==> inputs of run R <==
## ahb_to_apb_bridge
module ahb_to_apb_bridge
#(
        parameter AHB_AW = 32,
        parameter APB_AW = 32,
        parameter AHB_DW = 32,
        parameter APB_DW = 8,
        parameter FIFO_SIZE = 8
)
(
        HCLK,        
        HRESETn,     
        HADDR,       
        HSIZE,       
        HWDATA,      
        HWRITE,      
        HRDATA,      
        HREADY,      
        HRESP,       
        HSELAPB,     
        PADDR,       
        PSEL,        
        PENABLE,     
        PWRITE,      
        PWDATA,      
        PRDATA,      
        PREADY,      
        PSLVERR      
);
==> flow/config.mk <==
export PLATFORM = sky130hd
export DESIGN_NAME = ahb_to_apb_bridge
export DESIGN_NICKNAME = ahb_to_apb_bridge
export VERILOG_FILES = /design/flow/design.v
export SDC_FILE = /design/flow/constraint.sdc
export NUM_CORES = 4
export LEC_CHECK = 0
export CAP_MARGIN = 20
export CORE_MARGIN = 2
export CORE_UTILIZATION = 40
export SETUP_SLACK_MARGIN = -0.49
export SLEW_MARGIN = 20
==> flow/constraint.sdc <==
create_clock -name core_clock -period 5.23 [get_ports {HCLK}]
set_input_delay 1.0460 -clock core_clock [delete_from_list [all_inputs] [get_ports {HCLK}]]
set_output_delay 1.0460 -clock core_clock [all_outputs]
set_load 0.01 [all_outputs]
run.sh (not shown) runs the stock make flow with config.mk's settings and CLKGATE_MAP_FILE=.
==> run D: changes against run R <==
ABC_AREA = 0   (was not set)
CELL_PAD_IN_SITES_GLOBAL_PLACEMENT = 0   (was not set)
CORE_ASPECT_RATIO = 1.44   (was not set)
CORE_UTILIZATION = 65   (was 40)
CTS_CLUSTER_DIAMETER = 99   (was not set)
CTS_CLUSTER_SIZE = 29   (was not set)
MAX_ROUTING_LAYER = met4   (was not set)
PLACE_DENSITY_LB_ADDON = 0.26   (was not set)
SETUP_SLACK_MARGIN = not set   (was -0.49)
==> flow/constraint.sdc (replaced) <==
create_clock -name core_clock -period 8.49 [get_ports {HCLK}]
set_input_delay 1.6980 -clock core_clock [delete_from_list [all_inputs] [get_ports {HCLK}]]
set_output_delay 1.6980 -clock core_clock [all_outputs]
set_load 0.01 [all_outputs]
==> run P: changes against run R <==
CAP_MARGIN = 0   (was 20)
CORE_UTILIZATION = 72   (was 40)
CTS_CLUSTER_DIAMETER = 93   (was not set)
HOLD_SLACK_MARGIN = -0.09   (was not set)
PLACE_DENSITY = 0.39   (was not set)
SETUP_SLACK_MARGIN = -0.27   (was -0.49)
==> flow/constraint.sdc (replaced) <==
create_clock -name core_clock -period 2.9 [get_ports {HCLK}]
set_input_delay 0.5800 -clock core_clock [delete_from_list [all_inputs] [get_ports {HCLK}]]
set_output_delay 0.5800 -clock core_clock [all_outputs]
set_load 0.01 [all_outputs]
==> Slide: Implementation Results <==
Synthesis and Place & Route Summary

Critical path
  • Worst setup endpoint: PWDATA[5]
  • Largest stage delay, worst path: 0.77 ns
  • CP arrival: 3.77 ns

Final timing
  • Setup_tns: 0 ns
  • Final period utilization: 92.0%

Clock tree
  • Num CTS Buffers: 70
  • H-tree Lvls: 3

Floorplan
  • Die y size: 263 µm

Outcome
  • Outcome: no timing/DRC/antenna violations

Pwr
  • Leakage dissipation: 10.3 nW

Routing
  • First drt pass iteration count: 5
[end of results for run R]
==> Slide: Implementation Results <==
Synthesis and Place & Route Summary

Global routing
  • GR met2 Demand/Resource: 57.3%

Critical path
  • Largest stage delay, worst path: 0.51 ns
  • CP arrival: 3.03 ns

Pwr
  • Leakage dissipation: 10.8 nW

Floorplan
  • Die y size: 197 µm

Outcome
  • SO Viols: setup timing
  • Outcome: failed layout checks

Final timing
  • Setup WS post-layout: -0.711 ns
  • Final setup fails: 428
  • Setup_tns: -41.32 ns
  • Final period utilization: 125%

Clock tree
  • H-tree Lvls: 2
  • Num CTS Buffers: 61

Routing
  • First drt pass iteration count: 6

Finish
  • Area of the multi-input gates: 7130 µm²
[end of results for run P]
==> Slide: Implementation Results <==
Synthesis and Place & Route Summary

Clock tree
  • H-tree Lvls: 1
  • Num CTS Buffers: 27

Final timing
  • Final period utilization: 72.9%
  • Setup_tns: 0 ns

Critical path
  • Worst setup endpoint: PWDATA[1]

Outcome
  • Outcome: no timing/DRC/antenna violations

Routing
  • First drt pass iteration count: 5

Pwr
  • Leakage dissipation: 9.53 nW
[end of results for run D]
Power is estimated from default activity; no workload was simulated.
